==> flow/design.v (excerpt) <==
module SequentialNonrestoringDivider128Bit(
    input [127:0] dividend_q,
    input [127:0] divisor_m,
    input clk,
	 input reset_n,
    output [127:0] quotient,
	 output [127:0] remainder,
	 output done
    );
Settings: LEC_CHECK=0, ABC_AREA=1, CAP_MARGIN=20, CORE_MARGIN=2, CORE_UTILIZATION=72, CTS_CLUSTER_DIAMETER=94, CTS_CLUSTER_SIZE=85, PLACE_DENSITY=0.4, SETUP_SLACK_MARGIN=0.8, SLEW_MARGIN=20; clock period 3.27 ns.
run.sh (not shown) runs the stock make flow with config.mk's settings and CLKGATE_MAP_FILE=.
The starting point aborted during clock tree synthesis.
Change:
- CORE_UTILIZATION: 72 -> 70
- CTS_CLUSTER_DIAMETER: 94 -> 206
- CTS_CLUSTER_SIZE: 85 -> 71
- PLACE_DENSITY: 0.4 -> not set
- SETUP_SLACK_MARGIN: 0.8 -> not set
- clock period: 3.27 -> 2.84 ns (I/O delays scaled with it)
=> The new run never finished: it broke off in clock tree synthesis. Synthesized area does not change. Synthesized cell count is unchanged. Die size rose by 2.8%.
Change:
- ABC_AREA: 1 -> not set
- CORE_UTILIZATION: 70 -> 15
- CTS_CLUSTER_DIAMETER: 206 -> not set
- CTS_CLUSTER_SIZE: 71 -> not set
- clock period: 2.84 -> 5.26 ns (I/O delays scaled with it)
Effect:
- This time the run ran to the end with no violations
- die area came out higher to 4.5 times its value
- area after synthesis came out lower by 1.0%
- synthesized cell count came out lower by 4.1%
Change:
- CORE_UTILIZATION: 15 -> 63
- CTS_CLUSTER_SIZE: not set -> 57
- clock period: 5.26 -> 4.46 ns (I/O delays scaled with it)
The changed run reached the layout checks and failed them: negative setup slack.
Die size fell by 76%.
Via count rose by 11%.
Cell count fell by about 30%.
Clock power fell by about 2%.

---

SequentialNonrestoringDivider128Bit again, from the RTL that the note above started with.
clock: 3.96 ns
lec_check: 0
cap_margin: 20
core_margin: 2
core_utilization: 63
cts_cluster_diameter: 25
cts_cluster_size: 35
setup_slack_margin: 1.18
slew_margin: 20
The starting point stopped in 5_1_grt (GRT-0232).
==> next run, changes <==
- CORE_UTILIZATION: 63 -> 70
- CTS_CLUSTER_DIAMETER: 25 -> not set
- CTS_CLUSTER_SIZE: 35 -> 33
- MAX_ROUTING_LAYER: not set -> met4
- SETUP_SLACK_MARGIN: 1.18 -> not set
- clock period: 3.96 -> 4.46 ns (I/O delays scaled with it)
Now the flow stopped in 4_1_cts.
Synthesized area does not change.
Die size decreases by roughly a tenth.
Synthesized cell count is unchanged.

---

Setup of run A:
SequentialNonrestoringDivider128Bit again, from the RTL that the note above started with.
make LEC_CHECK=0 CAP_MARGIN=20 CELL_PAD_IN_SITES_DETAIL_PLACEMENT=1 CELL_PAD_IN_SITES_GLOBAL_PLACEMENT=3 CORE_MARGIN=2 CORE_UTILIZATION=40 CTS_CLUSTER_DIAMETER=37 CTS_CLUSTER_SIZE=53 MAX_ROUTING_LAYER=met4 MIN_ROUTING_LAYER=met1 SETUP_SLACK_MARGIN=0.74 SLEW_MARGIN=20 TNS_END_PERCENT=70 finish   # period 4.89 ns
For run B, these inputs were changed with respect to run A:
==> flow/config.mk <==
export PLATFORM = sky130hd
export DESIGN_NAME = SequentialNonrestoringDivider128Bit
export DESIGN_NICKNAME = SequentialNonrestoringDivider128Bit
export VERILOG_FILES = /design/flow/design.v
export SDC_FILE = /design/flow/constraint.sdc
export NUM_CORES = 4
export LEC_CHECK = 0
export CAP_MARGIN = 20
export CORE_MARGIN = 2
export CORE_UTILIZATION = 72
export SLEW_MARGIN = 20
==> flow/constraint.sdc <==
create_clock -name core_clock -period 3.27 [get_ports {clk}]
set_input_delay 0.6540 -clock core_clock [delete_from_list [all_inputs] [get_ports {clk}]]
set_output_delay 0.6540 -clock core_clock [all_outputs]
set_load 0.01 [all_outputs]
Run B did not run to completion, as it errored out during 3_5_place_dp. Having completed the whole flow, run A delivered a layout that passed the timing, DRC and antenna checks. NOTE chip width run A->run B decreased by more than a quarter. Run B: placeable core area 44% below run A. Changes observed in run B relative to run A: effective utilization at floorplan went up by 32 points; die area went down by 44%; synthesized cell count was more or less identical; die height went down by 25%. Diff run A -> run B | final weighted congestion of routability-driven global placement | up by a little under 10%. Average footprint of a synthesized cell of run A is on par with run B.
Setup changes, run B to run C
-- flow/config.mk --
<<< run B, line 6
export NUM_CORES = 4
export LEC_CHECK = 0
export CAP_MARGIN = 20
export CORE_MARGIN = 2
export CORE_UTILIZATION = 72
export SLEW_MARGIN = 20
>>> run C, line 6
export NUM_CORES = 4
export LEC_CHECK = 0
export ABC_AREA = 1
export CAP_MARGIN = 20
export CORE_MARGIN = 2
export CORE_UTILIZATION = 72
export CTS_CLUSTER_DIAMETER = 94
export CTS_CLUSTER_SIZE = 85
export SLEW_MARGIN = 20
==> results <==
Standard cell core area (run C vs. run B) increases slightly
Across run B and run C, no clean finish was achieved.
Run C got as far as 5_1_grt, where a tool error ended the run.
Between run B and run C, vertical extent of the die is lower for run B, run C comes in above that.
Run C vs. run B: count of port buffers added during placement neither gained nor lost much, count of cell types in the netlist lost about 24%.
Row area after synthesis: run C higher / run B lower
Modified inputs, run D compared to run C
==> flow/config.mk <==
export PLATFORM = sky130hd
export DESIGN_NAME = SequentialNonrestoringDivider128Bit
export DESIGN_NICKNAME = SequentialNonrestoringDivider128Bit
export VERILOG_FILES = /design/flow/design.v
export SDC_FILE = /design/flow/constraint.sdc
export NUM_CORES = 4
export LEC_CHECK = 0
export CAP_MARGIN = 20
export CORE_MARGIN = 2
export CORE_UTILIZATION = 66
export HOLD_SLACK_MARGIN = -0.08
export SLEW_MARGIN = 20
==> flow/constraint.sdc <==
create_clock -name core_clock -period 4.44 [get_ports {clk}]
set_input_delay 0.8880 -clock core_clock [delete_from_list [all_inputs] [get_ports {clk}]]
set_output_delay 0.8880 -clock core_clock [all_outputs]
set_load 0.01 [all_outputs]
Findings:
- Seen in the log of run D: GRT-0232 during 5_1_grt, after which the run never completed.
- Width of the die: run D higher than run C
- Compared with run C, run D shows per-instance average area after synthesis that has gone up by a few percent.
- Compared with run C, in run D number of setup buffers added after CTS rose by 13; post-synthesis sequential area ratio went up 0.38 points.
Inputs modified between run D and run E:
-- flow/config.mk --
<<< run D, line 8
export CAP_MARGIN = 20
export CORE_MARGIN = 2
export CORE_UTILIZATION = 66
export HOLD_SLACK_MARGIN = -0.08
export SLEW_MARGIN = 20
>>> run E, line 8
export CAP_MARGIN = 20
export CORE_MARGIN = 2
export CORE_UTILIZATION = 68
export CTS_CLUSTER_SIZE = 35
export SLEW_MARGIN = 20
## What came out
Comparing run D and run E, die area is higher on run D.
Run E ended up with a lower die width than run D did.
Compared run E against run D; unique cell type count in the Yosys netlist within noise.
None of the runs run D and run E ends with a clean layout.
Run D did not finish: a tool error stopped it during 5_1_grt.
Run E did not finish; the tool stopped in 4_1_cts with error DPL-0033.
Cell count after placement delta (run D -> run E): insignificant
Run E ended with less area of the core region than run D.
Run D -> run E: number of port buffers delta 0, exact match
In the metrics for run D and run E, the one carrying the higher die extent in y is run D.
Initial standard-cell utilization of the core: run D and run E compared, higher one is run E
In the metrics for run D and run E, the one carrying the higher post-place setup slack is run E.

---

## run 1
SequentialNonrestoringDivider128Bit again, from the RTL that the note above started with.
export LEC_CHECK = 0
export CAP_MARGIN = 0
export CELL_PAD_IN_SITES_GLOBAL_PLACEMENT = 3
export CORE_ASPECT_RATIO = 1.5
export CORE_MARGIN = 4
export CORE_UTILIZATION = 22
export GPL_ROUTABILITY_DRIVEN = 0
export GPL_TIMING_DRIVEN = 0
export HOLD_SLACK_MARGIN = -0.05
export MIN_ROUTING_LAYER = met1
export PLACE_DENSITY_LB_ADDON = 0.01
export SETUP_SLACK_MARGIN = 0.11
export SLEW_MARGIN = 20
export TNS_END_PERCENT = 30
create_clock -name core_clock -period 4.71 [get_ports {clk}]
Run 1 had finished all stages when the layout checks came back failing, citing negative setup slack.
Relative to run 1, the following input files were edited for run 2:
Settings: clearing TNS_END_PERCENT, which used to be 30; swapping 4 for 2 in CORE_MARGIN; clearing CELL_PAD_IN_SITES_GLOBAL_PLACEMENT, which used to be 3; clearing SETUP_SLACK_MARGIN, which used to be 0.11; swapping 22 for 66 in CORE_UTILIZATION; clearing HOLD_SLACK_MARGIN, which used to be -0.05; clearing CORE_ASPECT_RATIO, which used to be 1.5; swapping 0 for 20 in CAP_MARGIN; clearing GPL_ROUTABILITY_DRIVEN, which used to be 0; clearing MIN_ROUTING_LAYER, which used to be met1; clearing GPL_TIMING_DRIVEN, which used to be 0; putting MAX_ROUTING_LAYER at met4 where nothing was set; clearing PLACE_DENSITY_LB_ADDON, which used to be 0.01; swapping 4.71 for 4.46 in the clock period (ns, I/O delays scaled along).
==> comparison <==
To summarise run 1: no stage aborted, but the layout did not pass its checks, failing on negative setup slack. FAIL run 2 @ global routing: tool exited with error. Re CTS sink count: no difference whatsoever between run 2 and run 1. What run 1 reported for area inside the core boundary has to be multiplied by 0.33 to get the figure for run 2. Going from run 1 to run 2, post-synthesis cell count from yosys essentially unchanged; synthesized instance count essentially unchanged; maximum level of the CTS H-tree decreased 1. Number of cell rows ended up about 53% lower on run 2 than on run 1. | fraction of the yosys area taken by sequential cells | run 2 vs run 1 | ≈ equal |.
Modified inputs, run 3 compared to run 2
Settings: an added CTS_CLUSTER_DIAMETER of 362; a change of CORE_UTILIZATION from 66 to 71; an added CTS_CLUSTER_SIZE of 57.
Status: run 3 FAILED at global routing (tool error)
Post-synth net total: run 3 vs run 2 identical
Between run 2 and run 3, core utilization at floorplan is lower for run 2, run 3 comes in above that.
Run 3 ended up with a lower buffers inserted during post-CTS setup optimization than run 2 did.
Number of unique standard cell types used by synthesis came out exactly the same in run 2 and run 3.
Number of cells in the design after placement delta (run 2 -> run 3): insignificant
| die area | run 3 vs run 2 | 6.9% lower |
Modified inputs, run 4 compared to run 3
Settings: a deleted MAX_ROUTING_LAYER that had been met4; a change of CORE_UTILIZATION from 71 to 59; a deleted CTS_CLUSTER_DIAMETER that had been 362; a deleted CTS_CLUSTER_SIZE that had been 57; a change of the clock period (ns, I/O delays scaled along) from 4.46 to 3.54.
==> comparison <==
~same hold buffer count at CTS in run 4 and run 3
Diff run 3 -> run 4 | floorplan-stage core utilization | decrease of 12 points
From run 4 to run 3, total number of clock tree sinks did not move at all.
Run 4 ends up with a post-CTS setup buffer count that is 12 lower than in run 3.
Diff run 3 -> run 4: worst slack after detailed placement fell 0.31 ns, placed cell count up about 7.5%, final weighted congestion of routability-driven global placement dropped about 0.45%, die outline area shows an increase of 0.0063 mm^2.
Run 4 finished every stage; the final checks, however, were not passed, the failures being negative setup slack.
Against run 3, vertical die dimension in run 4 rose by a little under 10%.
Modified inputs, run 5 compared to run 4
Settings: CORE_UTILIZATION: 59 -> 66; CTS_CLUSTER_SIZE: unset -> 57; the clock period (ns, I/O delays scaled along): 3.54 -> 3.91.
Notes after the runs:
- The flow ran to completion for all of run 4 and run 5 but run 5, which stopped partway.
- Layout checks on run 4: not met. Flow itself completed; violations: negative setup slack.
- Status: summed standard-cell area reported by yosys parity (run 5, run 4)
- Cell area after synthesis across run 5 and run 4: no real change.
- Synthesis-stage register bit count essentially unchanged between run 5 and run 4.
- Looking only at number of gates resized after cts, and setting everything else aside, the higher value of run 5 and run 4 goes to run 5.
- Between run 5 and run 4, the difference in number of clock sinks is negligible.
- On weighted congestion reported at the end of routability-driven placement: between run 5 and run 4, it ends up higher for run 4.
- Die area | run 5 < run 4
- From run 4 to run 5 the numbers moved as follows: placement row count dropped 4, starting utilization of the core area climbed 7.3 points, worst slack after detailed placement climbed 0.30 ns, floorplan die height dropped about 5.3%.

---

SequentialNonrestoringDivider128Bit again, from the RTL that the note above started with.
Settings: LEC_CHECK=0, CAP_MARGIN=20, CELL_PAD_IN_SITES_DETAIL_PLACEMENT=1, CORE_MARGIN=2, CORE_UTILIZATION=23, MAX_ROUTING_LAYER=met4, SLEW_MARGIN=25; clock period 5.5 ns.
Rerun with:
--- a/flow/config.mk
+++ b/flow/config.mk
@@ -8,6 +8,4 @@
 export CAP_MARGIN = 20
-export CELL_PAD_IN_SITES_DETAIL_PLACEMENT = 1
 export CORE_MARGIN = 2
-export CORE_UTILIZATION = 23
-export MAX_ROUTING_LAYER = met4
-export SLEW_MARGIN = 25
+export CORE_UTILIZATION = 66
+export SLEW_MARGIN = 20
==> flow/constraint.sdc (replaced) <==
create_clock -name core_clock -period 4.29 [get_ports {clk}]
set_input_delay 0.8580 -clock core_clock [delete_from_list [all_inputs] [get_ports {clk}]]
set_output_delay 0.8580 -clock core_clock [all_outputs]
set_load 0.01 [all_outputs]
=>
- Now the flow aborted during 5_1_grt, error ODB-0269
- synthesized area is unchanged
- synthesized cell count is unchanged
- die size fell by 65%
Rerun with:
--- a/flow/config.mk
+++ b/flow/config.mk
@@ -9,3 +9,3 @@
 export CORE_MARGIN = 2
-export CORE_UTILIZATION = 66
+export CORE_UTILIZATION = 40
 export SLEW_MARGIN = 20
==> flow/constraint.sdc (replaced) <==
create_clock -name core_clock -period 5.26 [get_ports {clk}]
set_input_delay 1.0520 -clock core_clock [delete_from_list [all_inputs] [get_ports {clk}]]
set_output_delay 1.0520 -clock core_clock [all_outputs]
set_load 0.01 [all_outputs]
=>
- The new run passed the timing, DRC and antenna checks
- die size increases by 63%
- synthesized area is unchanged
- synthesized cell count stays the same
Rerun with:
--- a/flow/config.mk
+++ b/flow/config.mk
@@ -9,3 +9,4 @@
 export CORE_MARGIN = 2
-export CORE_UTILIZATION = 40
+export CORE_UTILIZATION = 66
+export MAX_ROUTING_LAYER = met4
 export SLEW_MARGIN = 20
==> flow/constraint.sdc (replaced) <==
create_clock -name core_clock -period 4.44 [get_ports {clk}]
set_input_delay 0.8880 -clock core_clock [delete_from_list [all_inputs] [get_ports {clk}]]
set_output_delay 0.8880 -clock core_clock [all_outputs]
set_load 0.01 [all_outputs]
What happened:
- Now the flow aborted during 5_1_grt (GRT-0232)
- synthesized cell count does not change
- area after synthesis does not change
- die size goes down by 39%

---

SequentialNonrestoringDivider128Bit again, from the RTL that the note above started with.
// SequentialNonrestoringDivider128Bit
module SequentialNonrestoringDivider128Bit(
    input [127:0] dividend_q,
    input [127:0] divisor_m,
    input clk,
	 input reset_n,
    output [127:0] quotient,
	 output [127:0] remainder,
	 output done
    );
clock: 5.5 ns
lec_check: 0
abc_area: 1
cap_margin: 20
cell_pad_in_sites_detail_placement: 1
core_margin: 7
core_utilization: 23
max_routing_layer: met4
slew_margin: 25
tns_end_percent: 35
The baseline completed with no timing, DRC or antenna violations.
Rerun with:
- ABC_AREA: 1 -> not set
- CELL_PAD_IN_SITES_DETAIL_PLACEMENT: 1 -> not set
- CORE_MARGIN: 7 -> 2
- CORE_UTILIZATION: 23 -> 65
- HOLD_SLACK_MARGIN: not set -> -0.08
- SLEW_MARGIN: 25 -> 35
- TNS_END_PERCENT: 35 -> not set
- clock period: 5.5 -> 4.49 ns (I/O delays scaled with it)
Result:
- Now the flow finished but fails on setup timing
- area after synthesis shrinks by about 1%
- critical path depth is higher by 1
- worst hold slack is worse by 0.019 ns
- global-route usage came out higher by 24 points
- worst setup slack loses 1.5 ns
- first-iteration DRC count went up to 2.6 times its value
- flip-flop count stays the same
- wire length climbs by about 2%

---

Setup of build 70:
Starting RTL as in the previous note.
// SequentialNonrestoringDivider128Bit
module SequentialNonrestoringDivider128Bit(
    input [127:0] dividend_q,
    input [127:0] divisor_m,
    input clk,
	 input reset_n,
    output [127:0] quotient,
	 output [127:0] remainder,
	 output done
    );
clock: 3.54 ns
lec_check: 0
abc_area: 0
cap_margin: 0
core_margin: 2
core_utilization: 70
cts_cluster_diameter: 103
place_density: 0.35
slew_margin: 20
Build 70 did not run to completion, as it errored out during 4_1_cts.
> inputs changed (build 70 -> trial 2)
- CAP_MARGIN changed from 0 to 30
- PLACE_DENSITY removed (was 0.35)
- PLACE_DENSITY_LB_ADDON newly set to 0.29
- ABC_AREA changed from 0 to 1
Trial 2 failed in 4_1_cts with DPL-0038.
Trial 2 vs build 70, cell count after synthesis went up by 4.3%.
When the final numbers for trial 2 and build 70 were put side by side, the area fraction in and, or, nand and nor cells after synthesis turned out to be smaller in build 70.
Going from build 70 to trial 2, horizontal die dimension grew slightly.
As of trial 2, area after synthesis had risen slightly compared to build 70.
From build 70 to trial 2 the numbers moved as follows: detailed placer's ending HPWL -about 19%, area of the core moved up, unique cell type count in the Yosys netlist saw a decrease.
Height of the chip of trial 2 exceeds that of build 70 slightly.
Looking at number of cells in the design after placement, trial 2 sits 102 lower than build 70 does.
Summary — chip area in the Yosys report, trial 2 relative to build 70: higher, by about 1%.
No activity file was given, so power comes from the tool's default toggle rates.
